==> design/flow/design.v <==
module APB_master(input Transfer,               
                  input Wr_Rd,                  
                  input [4:0] Address,          
                  input [31:0] write_data,      
                  output reg [31:0] read_data,  
                  input PCLK,                   
                  input PRESETn,                
                  input PREADY,                 
                  input [31:0] PRDATA,          
                  input PSLVERR,                
                  output [4:0] PADDR,           
                  output PSELx,                 
                  output PENABLE,               
                  output PWRITE,                
                  output [31:0] PWDATA);        
    parameter IDLE = 2'b00, SETUP = 2'b01, ACCESS = 2'b10;
    (* fsm_encoding = "none" *) reg [1:0] ps;
    reg [1:0] ns;
    reg [4:0]  paddr_q;
    reg        pwrite_q;
    reg [31:0] pwdata_q;
    wire setup_open = PRESETn && Transfer && (ps == SETUP);
    always @(posedge PCLK) begin
        if (!PRESETn)
            ps <= IDLE;
        else
            ps <= ns;
    end
    always @(*) begin
        if (!PRESETn  || !Transfer)
            ns = IDLE;
        else
        begin
            case (ps)
                IDLE:    ns = SETUP;
                SETUP:   ns = PSLVERR ? IDLE : ACCESS;
                ACCESS:  ns = PSLVERR ? IDLE : (PREADY ? SETUP : ACCESS);
                default: ns = IDLE;
            endcase
        end
    end
    assign PSELx   = (ps == SETUP) || (ps == ACCESS);
    assign PENABLE = (ps == ACCESS);
    always @(posedge PCLK) begin
        if (setup_open) begin
            paddr_q  <= Address;
            pwrite_q <= Wr_Rd;
            if (Wr_Rd)
                pwdata_q <= write_data;
        end
    end
    assign PADDR  = setup_open ? Address : paddr_q;
    assign PWRITE = setup_open ? Wr_Rd   : pwrite_q;
    assign PWDATA = (setup_open && Wr_Rd) ? write_data : pwdata_q;
    always @(posedge PCLK) begin
        if (PRESETn && PSELx && PENABLE && PREADY && !PSLVERR && !PWRITE)
            read_data <= PRDATA;
    end
endmodule
module APB_slave(input PCLK,                
                 input PRESETn,             
                 input [4:0] PADDR,         
                 input PSELx,               
                 input PENABLE,             
                 input PWRITE,              
                 input [31:0]PWDATA,        
                 output PREADY,             
                 output [31:0] PRDATA,      
                 output PSLVERR);           
    reg [31:0] mem [0:31];  
    assign PREADY  = PRESETn && PSELx && PENABLE;
    assign PSLVERR = 1'b0;
    always @(posedge PCLK) begin
        if (PRESETn && PSELx && PENABLE && PWRITE)
            mem[PADDR] <= PWDATA;
    end
    assign PRDATA = mem[PADDR];
endmodule
module APB_top(input PCLK,
               input PRESETn,
               input Transfer,
               input Wr_Rd,
               input [4:0] Address,
               input [31:0] write_data,
               output [31:0] read_data);
    wire [4:0] PADDR;
    wire [31:0] PWDATA,PRDATA;
    wire PSELx,PENABLE,PWRITE,PREADY,PSLVERR;
    APB_master Design_master(Transfer,Wr_Rd,Address,write_data,read_data,PCLK,PRESETn,PREADY,PRDATA,PSLVERR,PADDR,PSELx,PENABLE,PWRITE,PWDATA);
    APB_slave Design_slave(PCLK,PRESETn,PADDR,PSELx,PENABLE,PWRITE,PWDATA,PREADY,PRDATA,PSLVERR);
endmodule
==> design/flow/run.sh <==
#!/bin/bash
# the make line also repeats each setting of config.mk as NAME=value (left out here)
make -C /OpenROAD-flow-scripts/flow DESIGN_CONFIG=/design/flow/config.mk WORK_HOME=/design/flow/orfs CLKGATE_MAP_FILE= finish
==> design/flow/config.mk <==
export PLATFORM = sky130hd
export DESIGN_NAME = APB_top
export DESIGN_NICKNAME = APB_top
export VERILOG_FILES = /design/flow/design.v
export SDC_FILE = /design/flow/constraint.sdc
export NUM_CORES = 4
export LEC_CHECK = 0
export CAP_MARGIN = 20
export CORE_MARGIN = 2
export CORE_UTILIZATION = 34
export GPL_ROUTABILITY_DRIVEN = 1
export GPL_TIMING_DRIVEN = 1
export HOLD_SLACK_MARGIN = 0.08
export PLACE_DENSITY_LB_ADDON = 0.07
export SETUP_SLACK_MARGIN = 0.55
export SLEW_MARGIN = 20
==> design/flow/constraint.sdc <==
create_clock -name core_clock -period 5.75 [get_ports {PCLK}]
set_input_delay 1.1500 -clock core_clock [delete_from_list [all_inputs] [get_ports {PCLK}]]
set_output_delay 1.1500 -clock core_clock [all_outputs]
set_load 0.01 [all_outputs]
==> run notes, run 1 <==
run metrics: pwr dens=about 390 nW/um^2, post-synthesis xor/xnor area fraction=0, Final period util=0.734, Synth async-reset ratio=0, top cells by count=1088 x edfxtp_1, 356 x nand2_1, 241 x a21oi_1, 141 x mux4_2, 121 x nand3_1, # clock sinks=about 1100, post-cts resize count=0, 1st-iter DRT viols=roughly 2100, Slew headroom=0.370, WP data required=a little over 6000 ps, DR WL/cell=29.8 microns, Comb pwr share=0.138, Fmax=237 MHz, Post-Route Skew=between 30 and 40 ps, yosys simple share=0.0582, mux frac, synth=0.0873, flip-flops with a built-in enable=approximately 1100, worst-path maximum fanout=17, ys flops=about 1100, GRT Util Overall=0.199, combinational power=between 2 and 3 mW, Non-Filler Instances=4212, Largest logic family=multiplexers, logic area=approximately 8500 sq um, setup violators final=0, Worst Hold Path EP=Design_master.pwrite_q, Cell Type Count=24, sequence of cells on the critical path=clkdlybuf4s50_1 > nand4b_4 > mux2i_4 > nand3_2 > nor2_4 > buf_12, Routed WL=between 100000 and 150000 microns, Worst R2R Path Depth=5, Die Height=between 300 and 400 microns, Final Hold Fails=0, startpoint types=input pin, CP startpoint=PRESETn, n_diodes=0, Synth Flop Type=edfxtp_1, WP depth=6, die area=125000 sq um, status=timing/DRC/antenna clean, I/O Buffers=72, largest net degree at the start of global routing=around 110, Sw Pwr=4.83 mW, minimum clock period after layout=between 4000 and 5000 ps, worst vdd ir=around 0.26 mV, TritonCTS Buffers=approximately 120, CTS tree=yes, cell family with most CP delay=simple AND/OR/NAND/NOR gates, Initial Util=0.342, HP Class=reg -> reg, Top-area cell share=0.784, gpl congestion=roughly 0.75, # IOs=73, post-CTS setup buffers=0, DRT antenna net count=0, LEAKAGE=15.4 nW, max-slew violations=0, cell count listed in synth_stat.txt=roughly 2300, # H-tree levels=3, via count=22300, post-DP HPWL=approximately 70000 microns, vias in the first global route=roughly 23000, Buf+Inv Stages, Crit Path=2, launching point of the worst reg2reg path=Design_master.ps[0], post-synthesis cell area=41700 sq um, Reg-to-Reg End=Design_slave.mem[6][28], die span in x=354 microns, Seq/Total Area, Yosys=0.788, Final Util=0.402, clk latency late pin=~730 ps, chip area in the Yosys report=between 40000 and 50000 sq um, stage-log warning count=31, Area Growth Syn to Fin=17.5%, worst setup path class=in -> reg, area leader, netlist=edfxtp_1, Max-cap violations=0, via/cell ratio=around 5.3, CORE AREA=~120000 sq um, GR peak layer=met2, aoi share=0.0500, first-pass GRT wire length=~180000 microns, # nets final=around 2500, worst reg2reg setup slack=roughly 2100 ps, cells after synthesis=~2300, Setup crit end kind=register, largest stage delay on the critical path=940 ps, sequential power share=0.464, Avg Cell Area, Syn=approximately 18 sq um, syn nets=2379, clock root cell=clkbuf_16, top power group=registers, Slew @ Worst Pin=roughly 940 ps, drt pass-1 iters=5, Setup TNS=0 ps, total global routing overflow=0, P_clk=around 7.6 mW, unrepaired setup endpoints after global routing=false, met2 Use GR=0.327, switch share=0.255, M1 GR Usage=0.266, Slowest-stage cell, CP=nor2_4, placed cell count=3997, Synth top cell by count=edfxtp_1, Largest cells by area=edfxtp_1 78%, mux4_2 7.6%, nand2_1 3.2%, a21oi_1 2.9%, a22oi_1 2.1%, initial antenna violation count=3, WHS Path Cells=2, clock power share=0.399, Arr. time, crit path=about 4700 ps, clock slew at the register clock pins of the worst setup and hold paths=~50 ps, Syn. warnings=2, hold_buf cts=0, Fillers=approximately 11000, Flop area=approximately 33000 sq um, num rows=about 130, clock buffer depth=3, sequential power=just under 9 mW, critical path endpoint=Design_slave.mem[6][28], internal power=approximately 14 mW, met3 usage=0.0364, min-delay src=Design_master.pwrite_q, Post-route DRC=0, Adder Area Share=0
## metal layers
metal / vias to the layer above / wire, microns / part of all wire
li1: 9575 / - / -
met1: 11900 / 54200 / 0.43
met2: 611 / 61200 / 0.49
met3: 188 / 6240 / 0.050
met4: 2 / 3900 / 0.031
met5: - / 13 / 0.00010
## per-stage QoR
stage	setup slack, ps	instance area, sq um	power [mW]	hold slack, ps
2_1_floorplan	1470	41700	10.7	436
3_3_place_gp	848	45100	11.6	458
3_5_place_dp	769	45100	11.6	466
4_1_cts	1520	48900	19.1	475
5_1_grt	1400	48900	19.6	506
6_report	1530	48900	18.9	473
## layout make-up
type,count,share of cell area
tap,1625,0.0415
timing repair buffer,168,0.0361
clock inverter,60,0.0129
multi-input combinational,1102,0.173
inverter,6,0.000614
clock buffer,155,0.0649
sequential,1096,0.671
==> run 2, diff against run 1 <==
CORE_UTILIZATION = 72   (was 34)
CTS_CLUSTER_SIZE = 15   (was not set)
GPL_ROUTABILITY_DRIVEN = not set   (was 1)
GPL_TIMING_DRIVEN = not set   (was 1)
HOLD_SLACK_MARGIN = 0.29   (was 0.08)
PLACE_DENSITY_LB_ADDON = 0.26   (was 0.07)
SETUP_SLACK_MARGIN = not set   (was 0.55)
clock period = 1.89 ns   (was 5.75 ns; I/O delays follow)
==> run notes, run 2 <==
run results: status=aborted with a tool error, Stop stage=5_1_grt, Largest cells by area=edfxtp_1 78%, mux4_2 7.6%, nand2_1 3.2%, a21oi_1 2.9%, a22oi_1 2.1%, area leader, netlist=edfxtp_1, clock buffer depth=3, clock root cell=clkbuf_16, syn nets=2379, mux frac, synth=0.0873, Adder Area Share=0, Avg Cell Area, Syn=17.8 sq um, TritonCTS Buffers=between 100 and 150, Initial Util=0.725, gpl congestion=between 0.9 and 1, ys flops=approximately 1100, Largest logic family=multiplexers, Top-area cell share=0.784, num rows=just under 90, Synth async-reset ratio=0, cell count listed in synth_stat.txt=2338, die span in x=roughly 240 microns, I/O Buffers=between 70 and 80, Synth top cell by count=edfxtp_1, chip area in the Yosys report=about 42000 sq um, flip-flops with a built-in enable=about 1100, post-synthesis cell area=41700 sq um, Synth Flop Type=edfxtp_1, Cell Type Count=24, post-synthesis xor/xnor area fraction=0, yosys simple share=0.0582, top cells by count=1088 x edfxtp_1, 356 x nand2_1, 241 x a21oi_1, 141 x mux4_2, 121 x nand3_1, # clock sinks=between 1000 and 1500, post-DP HPWL=66900 microns, Die Height=roughly 240 microns, Seq/Total Area, Yosys=0.788, placed cell count=~3300, die area=about 60000 sq um, CORE AREA=approximately 57000 sq um, # IOs=73, Syn. warnings=2, # H-tree levels=3, aoi share=0.0500, cells after synthesis=about 2300
[run 2: stage by stage]
step | instance area [sq um] | hold WS, ps | setup WS (ps) | TNS, ps
floorplan | 42000 | 437 | -693 | -803500
global placement | 46600 | 481 | -1170 | -1823350
detailed placement | 46600 | 515 | -1320 | -1961290
CTS | 52600 | 290 | -679 | -801520
[run 2: repair_timing]
item                                     CTS
endpoints found under the hold margin      6
resized                                  180
buffers inserted                          85
cloned                                    32
hold buffers                               6
pin swaps                                 45
endpoints found under the setup margin  2139
==> run 3, diff against run 2 <==
CTS_CLUSTER_DIAMETER = 380   (was not set)
HOLD_SLACK_MARGIN = not set   (was 0.29)
PLACE_DENSITY = 0.37   (was not set)
PLACE_DENSITY_LB_ADDON = not set   (was 0.26)
==> run notes, run 3 <==
run metrics: ys flops=about 1100, chip area in the Yosys report=roughly 42000 sq um, CTS tree=yes, min-delay src=write_data[24], Seq/Total Area, Yosys=0.788, syn nets=roughly 2400, cell family with most CP delay=buffers and inverters, area leader, netlist=edfxtp_1, GRT Util Overall=0.463, cells after synthesis=2338, Final WS setup=-854 ps, post-synthesis xor/xnor area fraction=0, Buf+Inv Stages, Crit Path=4, pre-CTS WS=-1300 ps, Failing Checks=setup timing, worst setup path class=reg -> reg, Non-Filler Instances=between 3000 and 4000, # clock sinks=1096, Worst R2R Path Depth=10, yosys simple share=0.0582, flip-flops with a built-in enable=between 1000 and 1500, worst reg2reg setup slack=-850 ps, Final Util=0.902, Adder Area Share=0, pwr dens=1080 nW/um^2, clock slew at the register clock pins of the worst setup and hold paths=roughly 70 ps, Largest cells by area=edfxtp_1 78%, mux4_2 7.6%, nand2_1 3.2%, a21oi_1 2.9%, a22oi_1 2.1%, status=finished with violations, placed cell count=around 3300, Design Area, Final=roughly 52000 sq um, Post-DP Area=about 47000 sq um, # IOs=roughly 73, post-synthesis cell area=41700 sq um, Avg Cell Area, Syn=around 18 sq um, Final Hold Fails=0, Initial Util=0.725, top cells by count=1088 x edfxtp_1, 356 x nand2_1, 241 x a21oi_1, 141 x mux4_2, 121 x nand3_1, CORE AREA=between 50000 and 60000 sq um, # nets final=2813, Post-Route Skew=roughly 45 ps, Final period util=1.45, minimum clock period after layout=approximately 2700 ps, drt pass-1 iters=7, Sw Pwr=roughly 16 mW, Synth top cell by count=edfxtp_1, critical path endpoint=Design_master.read_data[13], combinational power=between 10 and 15 mW, P_clk=16.7 mW, internal power=between 40 and 50 mW, Routed WL=~140000 microns, Arr. time, crit path=3070 ps, Largest logic family=multiplexers, unrepaired setup endpoints after global routing=true, # H-tree levels=3, startpoint types=register, cell count listed in synth_stat.txt=2338, WP data required=between 2000 and 2500 ps, sequence of cells on the critical path=nand4b_4 > buf_6 > mux2_8 > buf_12 > buf_4 > buf_4 > a21oi_1 > a21oi_1 > a22oi_2 > nand4_1, Worst Hold Path EP=Design_master.pwdata_q[24], sequential power share=0.476, Slowest-stage cell, CP=mux2_8, via count=roughly 28000, LEAKAGE=between 15 and 20 nW, Area Growth Syn to Fin=24.4%, largest stage delay on the critical path=approximately 370 ps, gpl congestion=roughly 0.9, WP depth=10, setup violators final=roughly 2100, TritonCTS Buffers=around 83, HP Class=in -> reg, first-pass GRT wire length=approximately 190000 microns, final hold slack=313 ps, vias in the first global route=roughly 27000, clock buffer depth=3, mux frac, synth=0.0873, Setup crit end kind=register, 1st-iter DRT viols=approximately 5500, worst-path maximum fanout=13, stage-log warning count=32, Synth async-reset ratio=0, Post-route DRC=0, Setup TNS=-934700 ps, max-slew violations=0, post-DP HPWL=between 60000 and 70000 microns, top power group=registers, total global routing overflow=0, Slew headroom=0.573, Slew @ Worst Pin=roughly 640 ps, CP startpoint=Design_master.ps[1], clk latency late pin=around 670 ps, aoi share=0.0500, I/O Buffers=slightly above 70, Die Height=between 200 and 250 microns, num rows=88, clock root cell=clkbuf_16, Synth Flop Type=edfxtp_1, sequential power=between 20 and 30 mW, clock power share=0.298, die span in x=245 microns, launching point of the worst reg2reg path=Design_master.ps[1], DR WL/cell=~41 microns, Top-area cell share=0.784, largest net degree at the start of global routing=slightly below 60, Syn. warnings=2, Reg-to-Reg End=Design_master.read_data[13], WHS Path Cells=1, Fmax=364 MHz, Cell Type Count=24, Max-cap violations=0, via/cell ratio=about 8, initial antenna violation count=3, switch share=0.279, DRT antenna net count=0, Power Total=56.0 mW, Comb pwr share=0.226, worst vdd ir=0.933 mV, die area=59800 sq um
run 3: routing by layer:
| metal | global-route usage | share of wire |
|---|---|---|
| met1 | 0.591 | 0.29 |
| met5 | 0 | 0.00019 |
| met2 | 0.717 | 0.45 |
| met4 | 0.292 | 0.097 |
| met3 | 0.126 | 0.16 |
run 3: cell type report:
cell class,count,area (sq um)
clock inverters,2,25.0
clock buffers,95,2210
well taps,765,957
repair buffers,479,6580
inverters,6,46.3
diodes,1,2.50
fillers,1847,5640
flip-flops and latches,1096,32800
multi-input cells,1106,9180
run 3: timing repair:
action	4_1_cts	5_1_grt
pin swaps	57	46
gates resized	139	80
gates cloned	21	14
hold buffers	0	0
hold endpoints to repair	0	0
setup endpoints to repair	2144	2144
buffers inserted	55	28
==> run 4, diff against run 3 <==
CELL_PAD_IN_SITES_DETAIL_PLACEMENT = 1   (was not set)
CORE_UTILIZATION = 40   (was 72)
CTS_CLUSTER_DIAMETER = not set   (was 380)
CTS_CLUSTER_SIZE = 57   (was 15)
GPL_ROUTABILITY_DRIVEN = 0   (was not set)
MAX_ROUTING_LAYER = met4   (was not set)
MIN_ROUTING_LAYER = met1   (was not set)
PLACE_DENSITY = not set   (was 0.37)
TNS_END_PERCENT = 60   (was not set)
clock period = 3.9 ns   (was 1.89 ns; I/O delays follow)
==> run notes, run 4 <==
run metrics: status=timing/DRC/antenna clean, I/O Buffers=around 72, Post-Route Skew=around 24 ps, mux frac, synth=0.0873, post-synthesis cell area=~42000 sq um, post-cts resize count=0, CP startpoint=PRESETn, DRT antenna net count=0, cell count listed in synth_stat.txt=2338, LEAKAGE=15.6 nW, vias in the first global route=24400, CORE AREA=103000 sq um, min-delay src=Design_master.ps[0], chip area in the Yosys report=between 40000 and 50000 sq um, Fmax=between 300 and 400 MHz, startpoint types=input pin, met2 WL=~61000 microns, Final period util=0.811, launching point of the worst reg2reg path=Design_master.ps[0], P_clk=~11 mW, syn nets=2379, area leader, netlist=edfxtp_1, Setup crit end kind=register, Final Hold Fails=0, WHS Path Cells=1, Syn. warnings=2, Final Util=0.477, Routed WL=124000 microns, die span in x=between 300 and 400 microns, top power group=registers, ys flops=between 1000 and 1500, largest stage delay on the critical path=590 ps, Sw Pwr=7.02 mW, final hold slack=509 ps, total global routing overflow=0, hold_buf cts=0, Setup TNS=0 ps, switch share=0.254, worst-path maximum fanout=20, worst vdd ir=approximately 0.41 mV, max-slew violations=0, Buf+Inv Stages, Crit Path=3, via count=approximately 23000, Cell Type Count=24, Fillers=around 9600, sequential power=12.9 mW, largest net degree at the start of global routing=roughly 140, post-CTS setup buffers=0, Largest cells by area=edfxtp_1 78%, mux4_2 7.6%, nand2_1 3.2%, a21oi_1 2.9%, a22oi_1 2.1%, aoi share=0.0500, CTS tree=yes, GRT Util Overall=0.239, Arr. time, crit path=3520 ps, stage-log warning count=30, # IOs=around 73, Worst R2R Path Depth=7, WP depth=8, critical path endpoint=Design_master.read_data[26], # nets final=approximately 2600, Non-Filler Instances=around 4000, sequential power share=0.468, cells after synthesis=2338, met3 wire len=10200 microns, Die Height=between 300 and 400 microns, Final WS setup=approximately 740 ps, Avg Cell Area, Syn=around 18 sq um, placed cell count=between 3000 and 4000, yosys simple share=0.0582, Met1 Wirelength=about 48000 microns, Slowest-stage cell, CP=clkdlybuf4s50_1, clock slew at the register clock pins of the worst setup and hold paths=60 ps, drt pass-1 iters=5, die area=107000 sq um, # clock sinks=1096, Initial Util=0.403, num rows=118, post-synthesis xor/xnor area fraction=0, Reg-to-Reg End=Design_master.read_data[26], Top-area cell share=0.784, clock root cell=clkbuf_16, setup violators final=0, # H-tree levels=3, flip-flops with a built-in enable=1088, Largest logic family=multiplexers, internal power=20.6 mW, Slew headroom=0.413, WP data required=4260 ps, Area Growth Syn to Fin=18.3%, pwr dens=561 nW/um^2, unrepaired setup endpoints after global routing=false, post-DP HPWL=about 67000 microns, Worst Hold Path EP=Design_master.ps[0], top cells by count=1088 x edfxtp_1, 356 x nand2_1, 241 x a21oi_1, 141 x mux4_2, 121 x nand3_1, worst setup path class=in -> reg, HP Class=reg -> reg, Max-cap violations=0, Adder Area Share=0, DR WL/cell=between 30 and 40 microns, via/cell ratio=about 5.9, combinational power=~4.0 mW, worst reg2reg setup slack=roughly 1000 ps, cell family with most CP delay=buffers and inverters, Seq/Total Area, Yosys=0.788, initial antenna violation count=1, pre-CTS WS=48.8 ps, sequence of cells on the critical path=clkdlybuf4s50_1 > nand4b_4 > mux2i_4 > buf_12 > buf_4 > mux4_2 > a22oi_1 > nand4_1, clock power share=0.387, 1st-iter DRT viols=2653, clock buffer depth=3, Comb pwr share=0.145, clk latency late pin=roughly 700 ps, Synth Flop Type=edfxtp_1, highest metal used=met4, Post-route DRC=0, Slew @ Worst Pin=between 800 and 900 ps, TritonCTS Buffers=about 110, Synth async-reset ratio=0, Synth top cell by count=edfxtp_1, minimum clock period after layout=3160 ps, first-pass GRT wire length=approximately 180000 microns
==> run 4: routing by layer <==
metal | up-vias | track usage
met1 | 12400 | 0.306
met3 | 262 | 0.0432
li1 | 9636 | -
met4 | 0 | 0.0880
met2 | 1099 | 0.384
met5 | - | -
==> run 4: per-stage QoR <==
step                      total power, mW  area (sq um)
after floorplan                      15.7         41700
after global placement               17.0         45700
after detailed placement             17.1         45700
after CTS                            27.7         49300
after global routing                 28.4         49300
final                                27.7         49300
==> run 4: area by class of cell <==
type	instances	area, sq um	area share
Antenna cell	2	5.00	0.000102
Clock buffer	135	2800	0.0569
Clock inverter	66	785	0.0159
Inverter	6	27.5	0.000559
Multi-Input combinational cell	1102	8450	0.171
Sequential cell	1096	32800	0.666
Tap cell	1380	1730	0.0350
Timing Repair Buffer	210	2650	0.0537
==> run 5, diff against run 4 <==
CAP_MARGIN = 30   (was 20)
CELL_PAD_IN_SITES_GLOBAL_PLACEMENT = 3   (was not set)
CORE_MARGIN = 10   (was 2)
CORE_UTILIZATION = 55   (was 40)
CTS_CLUSTER_SIZE = 63   (was 57)
GPL_TIMING_DRIVEN = 1   (was not set)
HOLD_SLACK_MARGIN = 0.19   (was not set)
MAX_ROUTING_LAYER = met5   (was met4)
PLACE_DENSITY_LB_ADDON = 0.27   (was not set)
SETUP_SLACK_MARGIN = -0.04   (was not set)
SLEW_MARGIN = 40   (was 20)
TNS_END_PERCENT = 30   (was 60)
clock period = 2.84 ns   (was 3.9 ns; I/O delays follow)
==> run notes, run 5 <==
run metrics: Sw Pwr=just under 10 mW, largest net degree at the start of global routing=between 40 and 50, Fmax=around 360 MHz, top cells by count=1088 x edfxtp_1, 356 x nand2_1, 241 x a21oi_1, 141 x mux4_2, 121 x nand3_1, 1st-iter DRT viols=3360, # clock sinks=1096, area leader, netlist=edfxtp_1, Power Total=~39 mW, mux frac, synth=0.0873, Die Height=between 200 and 300 microns, worst vdd ir=0.569 mV, Cell Type Count=24, Syn. warnings=2, Top-area cell share=0.784, Seq/Total Area, Yosys=0.788, switch share=0.256, cells after synthesis=around 2300, stage-log warning count=27, combinational power=roughly 6.4 mW, Synth async-reset ratio=0, Slew @ Worst Pin=around 630 ps, die span in x=295 microns, clock buffer depth=3, top power group=registers, drt pass-1 iters=6, Worst R2R Path Depth=7, max-slew violations=0, vias in the first global route=25900, Buf+Inv Stages, Crit Path=3, TritonCTS Buffers=107, Post-route DRC=0, n_diodes=0, sequential power share=0.461, clock power share=0.373, post-CTS setup buffers=0, Initial Util=0.558, post-synthesis xor/xnor area fraction=0, clock root cell=clkbuf_16, sequence of cells on the critical path=clkdlybuf4s50_1 > nand4b_4 > mux2i_4 > buf_12 > buf_12 > mux4_2 > a22oi_1 > nand4_1, P_clk=about 14 mW, Routed WL=approximately 130000 microns, CORE AREA=approximately 75000 sq um, I/O Buffers=between 70 and 80, cell family with most CP delay=buffers and inverters, Max-cap violations=0, HP Class=in -> reg, sequential power=17.8 mW, Avg Cell Area, Syn=about 18 sq um, launching point of the worst reg2reg path=Design_master.ps[1], Adder Area Share=0, # H-tree levels=3, CP startpoint=Transfer, largest stage delay on the critical path=550 ps, Largest logic family=multiplexers, LEAKAGE=16.4 nW, Worst Hold Path EP=Design_master.pwdata_q[17], ys flops=about 1100, WP data required=3250 ps, flip-flops with a built-in enable=around 1100, pwr dens=around 770 nW/um^2, die area=87100 sq um, clk latency late pin=approximately 680 ps, Setup crit end kind=register, final hold slack=472 ps, Reg-to-Reg End=Design_master.read_data[5], startpoint types=input pin, GRT Util Overall=0.299, Slew headroom=0.581, post-synthesis cell area=between 40000 and 50000 sq um, WHS Path Cells=1, Final period util=0.975, Final Util=0.673, syn nets=2379, yosys simple share=0.0582, CP most frequent cell=buf_12, status=timing/DRC/antenna clean, Area Growth Syn to Fin=20.8%, setup violators final=0, DR WL/cell=roughly 35 microns, via/cell ratio=approximately 6.6, Arr. time, crit path=approximately 3200 ps, chip area in the Yosys report=about 42000 sq um, cell count listed in synth_stat.txt=about 2300, # nets final=2693, minimum clock period after layout=2770 ps, num rows=approximately 100, post-DP HPWL=between 70000 and 80000 microns, initial antenna violation count=0, first-pass GRT wire length=roughly 190000 microns, CTS tree=yes, via count=roughly 25000, Largest cells by area=edfxtp_1 78%, mux4_2 7.6%, nand2_1 3.2%, a21oi_1 2.9%, a22oi_1 2.1%, placed cell count=~3500, Synth top cell by count=edfxtp_1, total global routing overflow=0, internal power=about 29 mW, aoi share=0.0500, DRT antenna net count=0, worst reg2reg setup slack=roughly 70 ps, Final Hold Fails=0, # IOs=73, Slowest-stage cell, CP=clkdlybuf4s50_1, Synth Flop Type=edfxtp_1, Comb pwr share=0.166, Non-Filler Instances=between 3000 and 4000, worst-path maximum fanout=23, min-delay src=write_data[17], Post-Route Skew=roughly 25 ps, clock slew at the register clock pins of the worst setup and hold paths=~60 ps, critical path endpoint=Design_master.read_data[5], worst setup path class=in -> reg, WP depth=8
-- run 5: per-layer routing --
layer,GRT usage,part of all wire,vias to the layer above
met3,0.0467,0.098,314
li1,-,-,9891
met2,0.488,0.49,1475
met1,0.405,0.37,12900
met4,0.118,0.042,0
met5,0,0,-
-- run 5: area by class of cell --
class	count	area (sq um)
timing repair buffer	339	4270
clock inverter	74	711
multi-input combinational	1102	8460
tap	969	1210
fill	6178	24400
clock buffer	123	2790
sequential	1096	32800
inverter	6	30.0
-- run 5: timing repair --
item | CTS | global route
gates resized | 0 | 2
endpoints found under the setup margin | 0 | 9
hold buffers | 0 | 0
-- run 5: metrics by stage --
stage	TNS [ps]	instance area (sq um)	setup WS, ps
floorplan	-320690	41800	-405
global placement	-307490	46800	-563
detailed placement	-371420	46800	-574
CTS	-4.70	50300	-4.70
global route	-78.1	50300	-33.8
finish	0	50300	70.1
==> run 6, diff against run 5 <==
ABC_AREA = 1   (was not set)
CAP_MARGIN = 40   (was 30)
CELL_PAD_IN_SITES_DETAIL_PLACEMENT = not set   (was 1)
CELL_PAD_IN_SITES_GLOBAL_PLACEMENT = not set   (was 3)
CORE_MARGIN = 2   (was 10)
CORE_UTILIZATION = 72   (was 55)
CTS_CLUSTER_DIAMETER = 94   (was not set)
CTS_CLUSTER_SIZE = 10   (was 63)
GPL_ROUTABILITY_DRIVEN = not set   (was 0)
GPL_TIMING_DRIVEN = not set   (was 1)
HOLD_SLACK_MARGIN = not set   (was 0.19)
MAX_ROUTING_LAYER = not set   (was met5)
MIN_ROUTING_LAYER = not set   (was met1)
PLACE_DENSITY_LB_ADDON = 0.01   (was 0.27)
SETUP_SLACK_MARGIN = 0.29   (was -0.04)
SLEW_MARGIN = 20   (was 40)
TNS_END_PERCENT = not set   (was 30)
clock period = 0.979 ns   (was 2.84 ns; I/O delays follow)
==> run notes, run 6 <==
run metrics: min-delay src=write_data[15], clock slew at the register clock pins of the worst setup and hold paths=around 70 ps, clock power share=0.338, gpl congestion=about 0.92, Buf+Inv Stages, Crit Path=5, Largest cells by area=edfxtp_1 72%, nand2_1 20%, nand3_1 4.2%, buf_2 1.8%, nor2_1 0.83%, minimum clock period after layout=around 2700 ps, critical path endpoint=Design_master.read_data[27], top cells by count=2446 x nand2_1, 1088 x edfxtp_1, 387 x nand3_1, 168 x buf_2, 101 x nor2_1, CORE AREA=between 60000 and 70000 sq um, Power Total=between 100 and 150 mW, drt pass-1 iters=15, chip area in the Yosys report=between 40000 and 50000 sq um, GRT Util Overall=0.464, Worst R2R Path Depth=16, sequential power=between 50 and 60 mW, CP startpoint=Design_master.ps[0], status=finished with violations, Post-Route Skew=57.8 ps, startpoint types=register, switch share=0.323, Top-area cell share=0.715, clock root cell=clkbuf_16, first-pass GRT wire length=about 220000 microns, CTS tree=yes, yosys simple share=0.254, initial antenna violation count=10, top power group=registers, P_clk=~42 mW, DRT antenna net count=0, pwr dens=2120 nW/um^2, Comb pwr share=0.245, Post-route DRC=0, # nets final=~4700, Die Height=between 200 and 300 microns, Area Growth Syn to Fin=27.8%, internal power=83.6 mW, Final WS setup=-1750 ps, launching point of the worst reg2reg path=Design_master.ps[0], post-synthesis cell area=roughly 46000 sq um, total global routing overflow=0, largest stage delay on the critical path=approximately 400 ps, 1st-iter DRT viols=around 11000, TritonCTS Buffers=119, largest net degree at the start of global routing=57, Synth Flop Type=edfxtp_1, Syn. warnings=2, aoi share=0.000603, die area=65500 sq um, Initial Util=0.727, cell family with most CP delay=simple AND/OR/NAND/NOR gates, Adder Area Share=0, WP data required=1610 ps, Routed WL=between 200000 and 250000 microns, WP depth=16, Cell Type Count=20, setup violators final=2182, # clock sinks=about 1100, worst vdd ir=1.90 mV, worst reg2reg setup slack=-1750 ps, # IOs=around 73, Sw Pwr=~40 mW, worst-path maximum fanout=18, Synth async-reset ratio=0, die span in x=approximately 260 microns, WHS Path Cells=1, Failing Checks=setup timing, syn nets=4352, Slew headroom=0.593, Slowest-stage cell, CP=nand2_1, cell count listed in synth_stat.txt=4311, post-synthesis xor/xnor area fraction=0, Avg Cell Area, Syn=around 11 sq um, Largest logic family=simple AND/OR/NAND/NOR gates, Slew @ Worst Pin=around 610 ps, post-DP HPWL=approximately 80000 microns, flip-flops with a built-in enable=1088, via/cell ratio=approximately 7.6, via count=about 43000, DR WL/cell=36.1 microns, area leader, netlist=edfxtp_1, CP most frequent cell=nand2_1, vias in the first global route=36800, Fmax=approximately 370 MHz, stage-log warning count=30, worst setup path class=reg -> reg, ys flops=approximately 1100, Reg-to-Reg End=Design_master.read_data[27], mux frac, synth=0, hold_buf cts=0, Synth top cell by count=nand2_1, Final Hold Fails=0, Final Util=0.929, unrepaired setup endpoints after global routing=true, I/O Buffers=around 72, Seq/Total Area, Yosys=0.719, LEAKAGE=about 24 nW, max-slew violations=0, sequential power share=0.417, Max-cap violations=0, HP Class=in -> reg, Worst Hold Path EP=Design_master.pwdata_q[15], sequence of cells on the critical path=inv_2 > nor2_4 > nand2_4 > buf_12 > nand2_8 > buf_4 > buf_4 > buf_12 > nand3_1 > nand2_1 > nand2_1 > nand2_1 > nand2_1 > nand2_1 > nor2_2 > nand2_1, clk latency late pin=about 760 ps, Final period util=2.79, cells after synthesis=between 4000 and 5000, clock buffer depth=3, Arr. time, crit path=3360 ps, num rows=approximately 90, Setup crit end kind=register, # H-tree levels=3, combinational power=slightly above 30 mW
==> run 6: cell type report <==
| class | count | area, sq um |
|---|---|---|
| diodes | 10 | 25.0 |
| clock buffers | 142 | 3090 |
| clock inverters | 7 | 113 |
| fillers | 1748 | 4460 |
| inverters | 23 | 123 |
| multi-input cells | 2955 | 13000 |
| flip-flops and latches | 1096 | 32800 |
| well taps | 846 | 1060 |
| repair buffers | 509 | 8110 |
==> run 6: routing by layer <==
layer  GRT usage  vias to the layer above  routed length (microns)
met2       0.714                     6037                    81000
met5           0                        -                      437
met3       0.136                     2534                    41600
met4       0.329                       22                    26500
met1       0.571                    18800                    52300
li1            -                    15100                        -
==> run 6: stage by stage <==
step           cell area (sq um)  setup TNS (ps)  hold WS [ps]  worst slack [ps]  instances
2_1_floorplan              46000        -2418250           295             -1350       4311
3_3_place_gp               51300        -2909810           517             -1720       5293
3_5_place_dp               51300        -3020390           512             -1750       5293
4_1_cts                    55800        -2396950          72.7             -1250       5493
5_1_grt                    58400        -2957660          84.9             -1670       5579
6_report                   58400        -2915290          46.7             -1750       5588
==> run 6: repair_timing <==
| item | 4_1_cts | 5_1_grt |
|---|---|---|
| buffers inserted | 33 | 34 |
| endpoints found under the setup margin | 2184 | 2184 |
| resized | 122 | 323 |
| cloned | 18 | 51 |
| pin swaps | 27 | 134 |
==> run 7, diff against run 6 <==
ABC_AREA = not set   (was 1)
CAP_MARGIN = 20   (was 40)
CORE_UTILIZATION = 66   (was 72)
CTS_CLUSTER_DIAMETER = not set   (was 94)
CTS_CLUSTER_SIZE = not set   (was 10)
PLACE_DENSITY = 0.6   (was not set)
PLACE_DENSITY_LB_ADDON = not set   (was 0.01)
SETUP_SLACK_MARGIN = not set   (was 0.29)
clock period = 1.43 ns   (was 0.979 ns; I/O delays follow)
==> run notes, run 7 <==
run metrics: Area Growth Syn to Fin=28.9%, # clock sinks=approximately 1100, syn nets=2379, Arr. time, crit path=around 3000 ps, pwr dens=1440 nW/um^2, Routed WL=about 130000 microns, worst vdd ir=between 1 and 1.5 mV, post-DP HPWL=about 66000 microns, WP data required=approximately 1800 ps, clock power share=0.352, worst-path maximum fanout=10, clock root cell=clkbuf_16, largest net degree at the start of global routing=roughly 47, stage-log warning count=32, min-delay src=write_data[10], area leader, netlist=edfxtp_1, top power group=registers, via/cell ratio=between 6 and 7, Slew headroom=0.569, hold_buf cts=0, Failing Checks=setup timing, aoi share=0.0500, Largest logic family=multiplexers, Max-cap violations=0, Initial Util=0.664, WP depth=10, unrepaired setup endpoints after global routing=true, first-pass GRT wire length=between 150000 and 200000 microns, # nets final=approximately 2800, startpoint types=register, WHS Path Cells=1, Synth top cell by count=edfxtp_1, critical path endpoint=Design_slave.mem[5][26], vias in the first global route=between 20000 and 25000, GRT Util Overall=0.379, Fillers=between 2000 and 3000, die span in x=approximately 260 microns, num rows=about 92, Avg Cell Area, Syn=roughly 18 sq um, minimum clock period after layout=about 2700 ps, Reg-to-Reg End=Design_slave.mem[5][26], Die Height=approximately 260 microns, internal power=around 57 mW, ys flops=roughly 1100, TritonCTS Buffers=104, Worst R2R Path Depth=10, setup violators final=2177, clock slew at the register clock pins of the worst setup and hold paths=70 ps, Post-DP Area=about 47000 sq um, Non-Filler Instances=roughly 3700, initial antenna violation count=0, Slew @ Worst Pin=between 600 and 700 ps, launching point of the worst reg2reg path=Design_master.ps[1], Post-Route Skew=26.9 ps, I/O Buffers=approximately 72, post-synthesis cell area=approximately 42000 sq um, Seq/Total Area, Yosys=0.788, Cell Type Count=24, # IOs=~73, # H-tree levels=3, top cells by count=1088 x edfxtp_1, 356 x nand2_1, 241 x a21oi_1, 141 x mux4_2, 121 x nand3_1, Final Hold Fails=0, yosys simple share=0.0582, DR WL/cell=~36 microns, Synth async-reset ratio=0, CP startpoint=Design_master.ps[1], post-synthesis xor/xnor area fraction=0, CP most frequent cell=buf_12, Sw Pwr=about 20 mW, Final WS setup=-1240 ps, max-slew violations=0, HP Class=in -> reg, die area=around 65000 sq um, P_clk=approximately 27 mW, Fmax=roughly 370 MHz, gpl congestion=approximately 0.85, Synth Flop Type=edfxtp_1, LEAKAGE=17.9 nW, placed cell count=roughly 3400, Slowest-stage cell, CP=mux2_8, flip-flops with a built-in enable=1088, total global routing overflow=0, worst reg2reg setup slack=-1240 ps, n_diodes=0, Syn. warnings=2, cell count listed in synth_stat.txt=approximately 2300, switch share=0.260, clk latency late pin=approximately 700 ps, Setup crit end kind=register, Adder Area Share=0, Post-route DRC=0, combinational power=about 15 mW, 1st-iter DRT viols=4037, Comb pwr share=0.194, mux frac, synth=0.0873, Worst Hold Path EP=Design_master.pwdata_q[10], cells after synthesis=approximately 2300, Largest cells by area=edfxtp_1 78%, mux4_2 7.6%, nand2_1 3.2%, a21oi_1 2.9%, a22oi_1 2.1%, Buf+Inv Stages, Crit Path=5, sequence of cells on the critical path=nand4b_4 > buf_6 > mux2_8 > buf_12 > nor2_4 > buf_12 > nand2_8 > nor2_4 > buf_12 > clkbuf_16, DRT antenna net count=0, clock buffer depth=3, Final period util=1.87, sequential power share=0.455, sequential power=35.3 mW, via count=around 26000, largest stage delay on the critical path=roughly 380 ps, cell family with most CP delay=buffers and inverters, worst setup path class=reg -> reg, Top-area cell share=0.784, CTS tree=yes, Design Area, Final=53700 sq um, drt pass-1 iters=6, chip area in the Yosys report=approximately 42000 sq um, CORE AREA=approximately 63000 sq um, status=finished with violations
-- run 7: repair_timing --
action | 4_1_cts | 5_1_grt
hold endpoints to repair | 0 | 0
gates resized | 141 | 111
gates cloned | 23 | 35
buffers inserted | 59 | 44
pin swaps | 32 | 34
endpoints found under the setup margin | 2145 | 2179
-- run 7: final cells by class --
type	count	area (sq um)	area share
multi-input combinational	1102	9000	0.168
clock buffer	132	2760	0.0514
sequential	1096	32800	0.612
inverter	6	38.8	0.000722
timing repair buffer	497	7490	0.139
tap	846	1060	0.0197
clock inverter	58	515	0.00960
-- run 7: per-stage QoR --
step / TNS, ps / hold WS [ps] / worst slack (ps) / utilization / total power [mW]
6_report: -1670150 / 196 / -1240 / 0.856 / 77.5
5_1_grt: -1769050 / 204 / -1240 / 0.856 / 79.1
4_1_cts: -1505550 / 178 / -1080 / 0.828 / 76.0
3_5_place_dp: -2529740 / 553 / -1630 / 0.746 / 47.7
3_3_place_gp: -2402520 / 537 / -1830 / 0.746 / 47.4
2_1_floorplan: -1744220 / 385 / -1150 / - / 43.1
-- run 7: layer usage --
metal / up-vias / wire length [microns] / share of wire / GRT usage
li1: 10200 / - / - / -
met1: 13000 / 43100 / 0.32 / 0.524
met2: 2345 / 61700 / 0.46 / 0.587
met3: 504 / 18800 / 0.14 / 0.0877
met4: 0 / 9270 / 0.070 / 0.170
met5: - / 0 / 0 / 0
==> run 8, diff against run 7 <==
ABC_AREA = 0   (was not set)
CORE_UTILIZATION = 72   (was 66)
CTS_CLUSTER_DIAMETER = 372   (was not set)
CTS_CLUSTER_SIZE = 97   (was not set)
SETUP_SLACK_MARGIN = 0.72   (was not set)
clock period = 2.47 ns   (was 1.43 ns; I/O delays follow)
==> run notes, run 8 <==
run results: Cell Type Count=24, cells after synthesis=between 2000 and 2500, die span in x=245 microns, status=aborted with a tool error, # IOs=73, post-synthesis xor/xnor area fraction=0, Seq/Total Area, Yosys=0.788, yosys simple share=0.0582, area leader, netlist=edfxtp_1, Synth async-reset ratio=0, Error Message=[ERROR DPL-0033] detailed placement checks failed during check placement., aoi share=0.0500, num rows=88, post-DP HPWL=between 60000 and 70000 microns, cell count listed in synth_stat.txt=between 2000 and 2500, Stop stage=5_1_grt, Avg Cell Area, Syn=approximately 18 sq um, flip-flops with a built-in enable=about 1100, syn nets=2379, # clock sinks=approximately 1100, CORE AREA=around 57000 sq um, Largest logic family=multiplexers, chip area in the Yosys report=~42000 sq um, Syn. warnings=2, Synth top cell by count=edfxtp_1, post-synthesis cell area=approximately 42000 sq um, gpl congestion=approximately 0.86, top cells by count=1088 x edfxtp_1, 356 x nand2_1, 241 x a21oi_1, 141 x mux4_2, 121 x nand3_1, Initial Util=0.725, Top-area cell share=0.784, clock buffer depth=3, TritonCTS Buffers=15, mux frac, synth=0.0873, clock root cell=clkbuf_16, Synth Flop Type=edfxtp_1, ys flops=1096, die area=between 50000 and 60000 sq um, Die Height=245 microns, # H-tree levels=1, Post-DP Area=roughly 47000 sq um, I/O Buffers=72, Adder Area Share=0, Largest cells by area=edfxtp_1 78%, mux4_2 7.6%, nand2_1 3.2%, a21oi_1 2.9%, a22oi_1 2.1%
## run 8: per-stage QoR
stage / setup slack, ps / util / power [mW] / cells / hold WS [ps]
after detailed placement: -787 / 0.812 / 27.7 / 3307 / 495
after global placement: -739 / 0.812 / 27.4 / 3307 / 490
after floorplan: -230 / - / 25.0 / 2338 / 447
after CTS: -25.9 / 0.855 / 34.0 / 3435 / 330
## run 8: what timing repair did
| item | 4_1_cts |
|---|---|
| gates cloned | 15 |
| setup endpoints to repair | 2145 |
| resized | 123 |
| hold buffers | 0 |
| pin swaps | 41 |
| setup buffers | 93 |
==> run 9, diff against run 8 <==
ABC_AREA = not set   (was 0)
CORE_UTILIZATION = 29   (was 72)
CTS_CLUSTER_DIAMETER = not set   (was 372)
CTS_CLUSTER_SIZE = not set   (was 97)
SETUP_SLACK_MARGIN = not set   (was 0.72)
clock period = 5.26 ns   (was 2.47 ns; I/O delays follow)
==> run notes, run 9 <==
run metrics: status=timing/DRC/antenna clean, Area Growth Syn to Fin=17.3%, M1 GR Usage=0.202, Avg Cell Area, Syn=between 15 and 20 sq um, cells after synthesis=between 2000 and 2500, Routed WL=approximately 110000 microns, sequential power share=0.485, Seq/Total Area, Yosys=0.788, CORE AREA=roughly 140000 sq um, CTS tree=yes, yosys simple share=0.0582, Setup crit end kind=register, ys flops=approximately 1100, Power Total=roughly 20 mW, Largest cells by area=edfxtp_1 78%, mux4_2 7.6%, nand2_1 3.2%, a21oi_1 2.9%, a22oi_1 2.1%, Initial Util=0.291, # clock sinks=1096, DRT antenna net count=0, Synth Flop Type=edfxtp_1, Reg-to-Reg End=Design_master.read_data[7], Buf+Inv Stages, Crit Path=3, Sw Pwr=5.00 mW, HP Class=reg -> reg, Setup TNS=0 ps, top power group=registers, minimum clock period after layout=just under 4000 ps, hold_buf cts=0, post-DP HPWL=roughly 60000 microns, Synth top cell by count=edfxtp_1, worst reg2reg setup slack=between 1500 and 2000 ps, drt pass-1 iters=5, die span in x=383 microns, Post-route DRC=0, Die Height=383 microns, WHS Path Cells=2, Post-Route Skew=~38 ps, n_diodes=0, clock buffer depth=3, switch share=0.253, pre-CTS WS=between 600 and 700 ps, post-CTS setup buffers=0, GRT Util Overall=0.152, internal power=about 15 mW, setup violators final=0, Largest logic family=multiplexers, Cell Type Count=24, Synth async-reset ratio=0, flip-flops with a built-in enable=~1100, Final WS setup=between 1000 and 1500 ps, Arr. time, crit path=around 4300 ps, aoi share=0.0500, clk latency late pin=around 690 ps, pwr dens=405 nW/um^2, total global routing overflow=0, worst-path maximum fanout=93, Final period util=0.748, DR WL/cell=approximately 25 microns, area leader, netlist=edfxtp_1, critical path endpoint=Design_master.read_data[7], gpl congestion=roughly 0.75, cell count listed in synth_stat.txt=2338, GR peak layer=met2, largest net degree at the start of global routing=114, worst vdd ir=roughly 0.32 mV, num rows=between 100 and 150, chip area in the Yosys report=about 42000 sq um, die area=~150000 sq um, stage-log warning count=31, P_clk=between 7 and 8 mW, max-slew violations=0, sequential power=approximately 9.6 mW, mux frac, synth=0.0873, CP startpoint=PRESETn, WP depth=8, Max-cap violations=0, 1st-iter DRT viols=between 2000 and 2500, first-pass GRT wire length=approximately 160000 microns, Comb pwr share=0.137, Adder Area Share=0, post-synthesis cell area=between 40000 and 50000 sq um, Top-area cell share=0.784, via/cell ratio=between 4 and 5, WP data required=5650 ps, via count=around 22000, initial antenna violation count=3, Slew @ Worst Pin=about 1000 ps, vias in the first global route=about 22000, post-synthesis xor/xnor area fraction=0, clock slew at the register clock pins of the worst setup and hold paths=~60 ps, clock root cell=clkbuf_16, Worst Hold Path EP=Design_master.pwrite_q, Slew headroom=0.330, clock power share=0.378, # nets final=2523, # IOs=73, startpoint types=input pin, launching point of the worst reg2reg path=Design_master.ps[0], sequence of cells on the critical path=clkdlybuf4s50_1 > nand4b_4 > mux2i_4 > buf_4 > buf_12 > mux4_2 > a22oi_1 > nand4_1, Slowest-stage cell, CP=clkdlybuf4s50_1, Worst R2R Path Depth=7, combinational power=between 2 and 3 mW, top cells by count=1088 x edfxtp_1, 356 x nand2_1, 241 x a21oi_1, 141 x mux4_2, 121 x nand3_1, syn nets=~2400, cell family with most CP delay=buffers and inverters, # H-tree levels=3, worst setup path class=in -> reg, I/O Buffers=just over 70, met2 Use GR=0.245, TritonCTS Buffers=~100, Final Hold Fails=0, post-cts resize count=0, met3 usage=0.0323, Fmax=between 200 and 300 MHz, LEAKAGE=between 15 and 20 nW, min-delay src=Design_master.pwrite_q, largest stage delay on the critical path=roughly 580 ps, unrepaired setup endpoints after global routing=false, Syn. warnings=2
==> run 9: metal layers <==
layer | share of wire | up-vias
met5 | 0.00039 | -
met2 | 0.48 | 859
li1 | - | 9535
met1 | 0.41 | 11700
met4 | 0.034 | 6
met3 | 0.080 | 204
==> run 9: cell type report <==
type	count	area [sq um]
fillers	13400	94300
flip-flops and latches	1096	32800
multi-input cells	1102	8450
clock buffers	121	2670
well taps	1903	2380
repair buffers	172	1770
clock inverters	71	726
inverters	6	30.0
==> run 9: metrics by stage <==
step	area (sq um)	hold slack [ps]	cells	utilization
after floorplan	41700	436	2338	-
after global placement	45500	456	4279	0.318
after detailed placement	45500	474	4279	0.318
after CTS	48900	484	4471	0.341
after global routing	48900	511	4471	0.341
final	48900	479	4471	0.341
==> run 10, diff against run 9 <==
ABC_AREA = 1   (was not set)
CORE_UTILIZATION = 72   (was 29)
CTS_CLUSTER_SIZE = 72   (was not set)
PLACE_DENSITY = 0.65   (was 0.6)
SETUP_SLACK_MARGIN = 0.03   (was not set)
clock period = 2.19 ns   (was 5.26 ns; I/O delays follow)
==> run notes, run 10 <==
run metrics: status=finished with violations, Failing Checks=setup timing, Design Area, Final=roughly 56000 sq um, Setup crit end kind=register, CP most frequent cell=nand2_1, num rows=92, Cell Type Count=20, Sw Pwr=approximately 15 mW, Final period util=1.16, WP depth=16, CP startpoint=Design_master.ps[0], Fmax=roughly 400 MHz, final hold slack=around 330 ps, clock buffer depth=3, clock power share=0.347, drt pass-1 iters=14, Largest cells by area=edfxtp_1 72%, nand2_1 20%, nand3_1 4.2%, buf_2 1.8%, nor2_1 0.83%, cell count listed in synth_stat.txt=4311, WP data required=2580 ps, Avg Cell Area, Syn=10.6 sq um, Post-route DRC=0, cell family with most CP delay=buffers and inverters, Adder Area Share=0, Initial Util=0.727, internal power=36.7 mW, setup violators final=between 1000 and 1500, Buf+Inv Stages, Crit Path=7, unrepaired setup endpoints after global routing=true, LEAKAGE=23.1 nW, launching point of the worst reg2reg path=Design_master.ps[0], Fillers=between 2000 and 3000, DRT antenna net count=0, post-synthesis xor/xnor area fraction=0, hold_buf cts=0, startpoint types=register, clock root cell=clkbuf_16, Power Total=approximately 52 mW, stage-log warning count=33, Seq/Total Area, Yosys=0.719, pre-CTS WS=-944 ps, Worst R2R Path Depth=16, aoi share=0.000603, worst setup path class=reg -> reg, chip area in the Yosys report=between 40000 and 50000 sq um, combinational power=10.8 mW, switch share=0.291, die area=~65000 sq um, I/O Buffers=about 72, ys flops=1096, largest net degree at the start of global routing=roughly 73, Syn. warnings=2, Final WS setup=-360 ps, critical path endpoint=Design_master.read_data[0], pwr dens=around 900 nW/um^2, min-delay src=write_data[15], yosys simple share=0.254, Slew @ Worst Pin=between 400 and 500 ps, post-DP HPWL=between 70000 and 80000 microns, Routed WL=roughly 160000 microns, worst vdd ir=1.31 mV, DR WL/cell=approximately 28 microns, Worst Hold Path EP=Design_master.pwdata_q[15], Top-area cell share=0.715, Slowest-stage cell, CP=dfxtp_2, post-synthesis cell area=around 46000 sq um, Arr. time, crit path=~2900 ps, via/cell ratio=around 6.6, WHS Path Cells=1, Area Growth Syn to Fin=23.2%, GRT Util Overall=0.444, HP Class=in -> reg, syn nets=between 4000 and 5000, Setup TNS=-195280 ps, # clock sinks=between 1000 and 1500, max-slew violations=0, Post-DP Area=just over 50000 sq um, die span in x=between 200 and 300 microns, area leader, netlist=edfxtp_1, clock slew at the register clock pins of the worst setup and hold paths=roughly 70 ps, # nets final=between 4000 and 5000, Synth Flop Type=edfxtp_1, TritonCTS Buffers=103, Synth async-reset ratio=0, Synth top cell by count=nand2_1, CORE AREA=between 60000 and 70000 sq um, Max-cap violations=0, Largest logic family=simple AND/OR/NAND/NOR gates, Comb pwr share=0.208, mux frac, synth=0, sequential power share=0.444, 1st-iter DRT viols=around 6800, P_clk=18.0 mW, worst-path maximum fanout=14, Reg-to-Reg End=Design_master.read_data[0], via count=36700, top power group=registers, Slew headroom=0.673, gpl congestion=just over 0.9, total global routing overflow=0, initial antenna violation count=3, sequential power=23.0 mW, cells after synthesis=4311, # IOs=approximately 73, Die Height=approximately 260 microns, Post-Route Skew=about 26 ps, minimum clock period after layout=about 2600 ps, CTS tree=yes, Final Hold Fails=0, top cells by count=2446 x nand2_1, 1088 x edfxtp_1, 387 x nand3_1, 168 x buf_2, 101 x nor2_1, worst reg2reg setup slack=-360 ps, first-pass GRT wire length=211000 microns, sequence of cells on the critical path=inv_2 > nor2_4 > buf_12 > nand2_8 > buf_6 > o21ai_4 > buf_12 > clkinv_16 > buf_4 > clkbuf_16 > nand2_1 > nand2_1 > nand2_1 > nand2_1 > nor2_1 > nand2_1, largest stage delay on the critical path=330 ps, vias in the first global route=approximately 35000, clk latency late pin=roughly 700 ps, # H-tree levels=3, flip-flops with a built-in enable=between 1000 and 1500
## run 10: what timing repair did
| item | in CTS | in global routing |
|---|---|---|
| pin swaps | 13 | 39 |
| endpoints found under the setup margin | 1058 | 2083 |
| gates resized | 52 | 101 |
| hold endpoints to repair | 0 | 0 |
| buffers inserted | 23 | 21 |
| cloned | 11 | 20 |
## run 10: layout make-up
class / count / area [sq um] / area share
multi-input cells: 2953 / 12300 / 0.219
repair buffers: 472 / 6600 / 0.117
well taps: 846 / 1060 / 0.0188
repair inverters: 1 / 16.3 / 0.000289
diodes: 1 / 2.50 / 0.0000445
clock inverters: 67 / 572 / 0.0102
clock buffers: 121 / 2730 / 0.0485
inverters: 23 / 139 / 0.00247
flip-flops and latches: 1096 / 32800 / 0.584
## run 10: stage by stage
stage / cells / util
finish: 5580 / 0.895
global route: 5579 / 0.895
CTS: 5539 / 0.879
detailed placement: 5318 / 0.816
global placement: 5318 / 0.816
floorplan: 4311 / -
## run 10: layer usage
metal / vias to the layer above / GRT usage / share of wire
met4: 4 / 0.302 / 0.090
li1: 15000 / - / -
met1: 16800 / 0.552 / 0.29
met3: 1075 / 0.111 / 0.17
met5: - / 0.00950 / 0.00017
met2: 3772 / 0.695 / 0.44
==> run 11, diff against run 10 <==
CAP_MARGIN = 15   (was 20)
CTS_CLUSTER_SIZE = 37   (was 72)
SETUP_SLACK_MARGIN = 0.55   (was 0.03)
==> run notes, run 11 <==
run metrics: Adder Area Share=0, P_clk=18.4 mW, # H-tree levels=3, stage-log warning count=32, min-delay src=write_data[0], critical path endpoint=Design_master.read_data[26], Routed WL=between 150000 and 200000 microns, gpl congestion=between 0.9 and 1, internal power=~37 mW, worst setup path class=reg -> reg, CP most frequent cell=nand2_1, placed cell count=approximately 5300, sequential power=23.0 mW, post-synthesis xor/xnor area fraction=0, DRT antenna net count=0, largest net degree at the start of global routing=a little over 90, flip-flops with a built-in enable=1088, largest stage delay on the critical path=around 330 ps, drt pass-1 iters=14, clock power share=0.347, top cells by count=2446 x nand2_1, 1088 x edfxtp_1, 387 x nand3_1, 168 x buf_2, 101 x nor2_1, vias in the first global route=about 36000, Fmax=between 300 and 400 MHz, cell count listed in synth_stat.txt=about 4300, post-synthesis cell area=45700 sq um, Top-area cell share=0.715, Setup crit end kind=register, worst vdd ir=roughly 0.91 mV, clock buffer depth=3, Buf+Inv Stages, Crit Path=4, top power group=registers, via/cell ratio=between 6 and 7, Synth top cell by count=nand2_1, launching point of the worst reg2reg path=Design_master.ps[0], GRT Util Overall=0.459, setup violators final=around 1100, cells after synthesis=about 4300, CP startpoint=Design_master.ps[0], die area=roughly 65000 sq um, met2 Use GR=0.697, first-pass GRT wire length=between 200000 and 250000 microns, Slowest-stage cell, CP=dfxtp_2, worst-path maximum fanout=9, area leader, netlist=edfxtp_1, WHS Path Cells=1, chip area in the Yosys report=around 46000 sq um, mux frac, synth=0, Cell Type Count=20, Fillers=2343, DR WL/cell=29.8 microns, pwr dens=between 900 and 1000 nW/um^2, combinational power=between 10 and 15 mW, ys flops=between 1000 and 1500, clock root cell=clkbuf_16, Arr. time, crit path=~3000 ps, met3 usage=0.132, die span in x=between 200 and 300 microns, Die Height=256 microns, HP Class=in -> reg, Post-route DRC=0, TritonCTS Buffers=between 100 and 150, Final Hold Fails=0, syn nets=between 4000 and 5000, clk latency late pin=730 ps, worst reg2reg setup slack=-380 ps, Area Growth Syn to Fin=24.6%, total global routing overflow=0, Initial Util=0.727, aoi share=0.000603, Avg Cell Area, Syn=about 11 sq um, switch share=0.297, yosys simple share=0.254, Post-Route Skew=roughly 42 ps, CORE AREA=between 60000 and 70000 sq um, I/O Buffers=about 72, Slew @ Worst Pin=between 700 and 800 ps, Largest cells by area=edfxtp_1 72%, nand2_1 20%, nand3_1 4.2%, buf_2 1.8%, nor2_1 0.83%, Slew headroom=0.495, num rows=around 92, startpoint types=register, sequence of cells on the critical path=inv_2 > nor2_4 > nand2_8 > buf_8 > nand2_8 > nand2_8 > buf_12 > buf_4 > nand2_1 > nand2_1 > nand2_1 > nand2_1 > nand2_1 > nand2_1 > nor2_2 > nand2_1, Largest logic family=simple AND/OR/NAND/NOR gates, Final WS setup=-381 ps, sequential power share=0.435, # clock sinks=approximately 1100, Non-Filler Instances=about 5600, LEAKAGE=23.3 nW, GR peak layer=met2, via count=37900, Power Total=about 53 mW, WP data required=2630 ps, Comb pwr share=0.218, Seq/Total Area, Yosys=0.719, max-slew violations=0, Post-DP Area=~50000 sq um, status=finished with violations, Synth Flop Type=edfxtp_1, Worst Hold Path EP=Design_master.pwdata_q[0], Max-cap violations=0, 1st-iter DRT viols=around 7400, Failing Checks=setup timing, Synth async-reset ratio=0, # nets final=about 4700, unrepaired setup endpoints after global routing=true, CTS tree=yes, Reg-to-Reg End=Design_master.read_data[26], Worst R2R Path Depth=16, M1 GR Usage=0.576, clock slew at the register clock pins of the worst setup and hold paths=~70 ps, post-DP HPWL=79100 microns, initial antenna violation count=9, Sw Pwr=~16 mW, Design Area, Final=around 57000 sq um, WP depth=16, cell family with most CP delay=simple AND/OR/NAND/NOR gates, # IOs=between 70 and 80, Syn. warnings=2, Final period util=1.17, minimum clock period after layout=approximately 2600 ps
==> run 11: area by class of cell <==
type                    instances  area (sq um)  area share
diodes                          8          20.0    0.000352
clock buffers                 133          2770      0.0487
clock inverters                57           552     0.00970
inverters                      23           141     0.00248
multi-input cells            2953         12500       0.220
flip-flops and latches       1096         32800       0.577
well taps                     846          1060      0.0186
repair buffers                481          6970       0.122
repair inverters                1          20.0    0.000352
==> run 11: what timing repair did <==
item | in CTS | in global routing
endpoints found under the setup margin | 2168 | 2177
pin swaps | 17 | 50
setup buffers | 50 | 17
gates cloned | 21 | 17
hold buffers | 0 | 0
gates resized | 109 | 153
==> run 11: per-layer routing <==
metal / share of wire / wire length [microns]
met1: 0.29 / 48500
met2: 0.43 / 71500
met3: 0.18 / 29500
met4: 0.10 / 17400
met5: 0.00025 / 41
==> run 11: per-stage QoR <==
stage	TNS [ps]	util	setup slack (ps)	hold slack, ps
finish	-156970	0.906	-381	334
global route	-203480	0.905	-409	323
CTS	-5930	0.889	-81.9	354
detailed placement	-1158120	0.812	-864	613
global placement	-1107570	0.812	-829	605
floorplan	-162440	-	-161	483
==> run 12, diff against run 11 <==
ABC_AREA = not set   (was 1)
CAP_MARGIN = 20   (was 15)
CELL_PAD_IN_SITES_DETAIL_PLACEMENT = 1   (was not set)
CORE_ASPECT_RATIO = 1.03   (was not set)
CORE_UTILIZATION = 40   (was 72)
CTS_CLUSTER_SIZE = 57   (was 37)
GPL_ROUTABILITY_DRIVEN = 0   (was not set)
MAX_ROUTING_LAYER = met4   (was not set)
MIN_ROUTING_LAYER = met2   (was not set)
PLACE_DENSITY = not set   (was 0.65)
SETUP_SLACK_MARGIN = not set   (was 0.55)
TNS_END_PERCENT = 80   (was not set)
clock period = 3.9 ns   (was 2.19 ns; I/O delays follow)
==> run notes, run 12 <==
run metrics: chip area in the Yosys report=about 42000 sq um, # H-tree levels=3, cell count listed in synth_stat.txt=around 2300, first-pass GRT wire length=176000 microns, CP most frequent cell=buf_12, Post-DP Area=45700 sq um, ys flops=approximately 1100, total global routing overflow=0, Synth Flop Type=edfxtp_1, Routed WL=between 100000 and 150000 microns, Design Area, Final=roughly 50000 sq um, worst setup path class=in -> reg, WP data required=about 4300 ps, CTS tree=yes, Fillers=around 9700, clock power share=0.380, Non-Filler Instances=~4000, post-synthesis xor/xnor area fraction=0, Max-cap violations=0, initial antenna violation count=0, Syn. warnings=2, Slew headroom=0.457, Power Total=27.7 mW, Cell Type Count=24, via/cell ratio=between 7 and 8, Initial Util=0.402, Final period util=0.850, num rows=120, CORE AREA=between 100000 and 150000 sq um, Worst R2R Path Depth=10, Sw Pwr=between 7 and 8 mW, worst-path maximum fanout=79, minimum clock period after layout=roughly 3300 ps, largest net degree at the start of global routing=around 80, Area Growth Syn to Fin=18.0%, startpoint types=input pin, max-slew violations=0, clock buffer depth=3, Post-Route Skew=33.0 ps, DRT antenna net count=0, status=timing/DRC/antenna clean, Largest logic family=multiplexers, post-cts resize count=0, internal power=between 20 and 25 mW, TritonCTS Buffers=roughly 110, placed cell count=around 3800, unrepaired setup endpoints after global routing=false, via count=about 30000, P_clk=between 10 and 15 mW, # clock sinks=roughly 1100, launching point of the worst reg2reg path=Design_master.ps[0], worst vdd ir=approximately 0.44 mV, sequence of cells on the critical path=clkdlybuf4s50_1 > nand4b_4 > mux2i_4 > buf_12 > inv_8 > buf_12 > buf_4 > nand2_1 > a21oi_1 > a22oi_1 > nand4_1, Reg-to-Reg End=Design_master.read_data[6], Synth top cell by count=edfxtp_1, switch share=0.265, pwr dens=about 560 nW/um^2, DR WL/cell=30.7 microns, Comb pwr share=0.153, Arr. time, crit path=3730 ps, top cells by count=1088 x edfxtp_1, 356 x nand2_1, 241 x a21oi_1, 141 x mux4_2, 121 x nand3_1, WP depth=11, yosys simple share=0.0582, worst reg2reg setup slack=between 800 and 900 ps, Fmax=302 MHz, Buf+Inv Stages, Crit Path=5, area leader, netlist=edfxtp_1, cells after synthesis=between 2000 and 2500, GRT Util Overall=0.352, largest stage delay on the critical path=slightly below 600 ps, Setup crit end kind=register, syn nets=between 2000 and 2500, 1st-iter DRT viols=roughly 6100, Slowest-stage cell, CP=clkdlybuf4s50_1, die area=between 100000 and 150000 sq um, I/O Buffers=72, clock slew at the register clock pins of the worst setup and hold paths=roughly 70 ps, drt pass-1 iters=8, critical path endpoint=Design_master.read_data[6], post-CTS setup buffers=0, setup violators final=0, top power group=registers, mux frac, synth=0.0873, HP Class=reg -> reg, CP startpoint=PRESETn, clock root cell=clkbuf_16, Adder Area Share=0, Final Hold Fails=0, Synth async-reset ratio=0, hold_buf cts=0, WHS Path Cells=2, # nets final=between 2000 and 3000, combinational power=roughly 4.2 mW, Final WS setup=587 ps, vias in the first global route=34800, Post-route DRC=0, die span in x=about 320 microns, post-synthesis cell area=41700 sq um, Top-area cell share=0.784, cell family with most CP delay=buffers and inverters, clk latency late pin=between 700 and 800 ps, Avg Cell Area, Syn=around 18 sq um, Worst Hold Path EP=Design_master.pwrite_q, # IOs=approximately 73, flip-flops with a built-in enable=1088, Slew @ Worst Pin=about 800 ps, stage-log warning count=27, min-delay src=Design_master.pwrite_q, post-DP HPWL=approximately 68000 microns, LEAKAGE=about 16 nW, Seq/Total Area, Yosys=0.788, sequential power share=0.467, Largest cells by area=edfxtp_1 78%, mux4_2 7.6%, nand2_1 3.2%, a21oi_1 2.9%, a22oi_1 2.1%, sequential power=~13 mW, pre-CTS WS=89.2 ps, Die Height=between 300 and 400 microns, aoi share=0.0500
run 12: layout make-up:
cell class / count / area [sq um] / share of cell area
diodes: 6 / 15.0 / 0.000305
clock buffers: 120 / 2750 / 0.0559
clock inverters: 78 / 726 / 0.0148
inverters: 6 / 30.0 / 0.000611
multi-input cells: 1102 / 8450 / 0.172
flip-flops and latches: 1096 / 32800 / 0.668
well taps: 1342 / 1680 / 0.0342
repair buffers: 222 / 2690 / 0.0546
run 12: routing by layer:
layer | global-route usage | share of wire
met5 | - | 0
met4 | 0.0826 | 0.087
met3 | 0.440 | 0.41
met2 | 0.410 | 0.50
met1 | - | 0
run 12: through the flow:
stage / TNS [ps] / hold WS, ps / utilization
finish: 0 / 495 / 0.475
CTS: 0 / 488 / 0.474
global placement: 0 / 467 / 0.441
floorplan: -7030 / 436 / -
detailed placement: 0 / 473 / 0.441
global route: 0 / 510 / 0.474
Power and IR drop assume default switching activity.
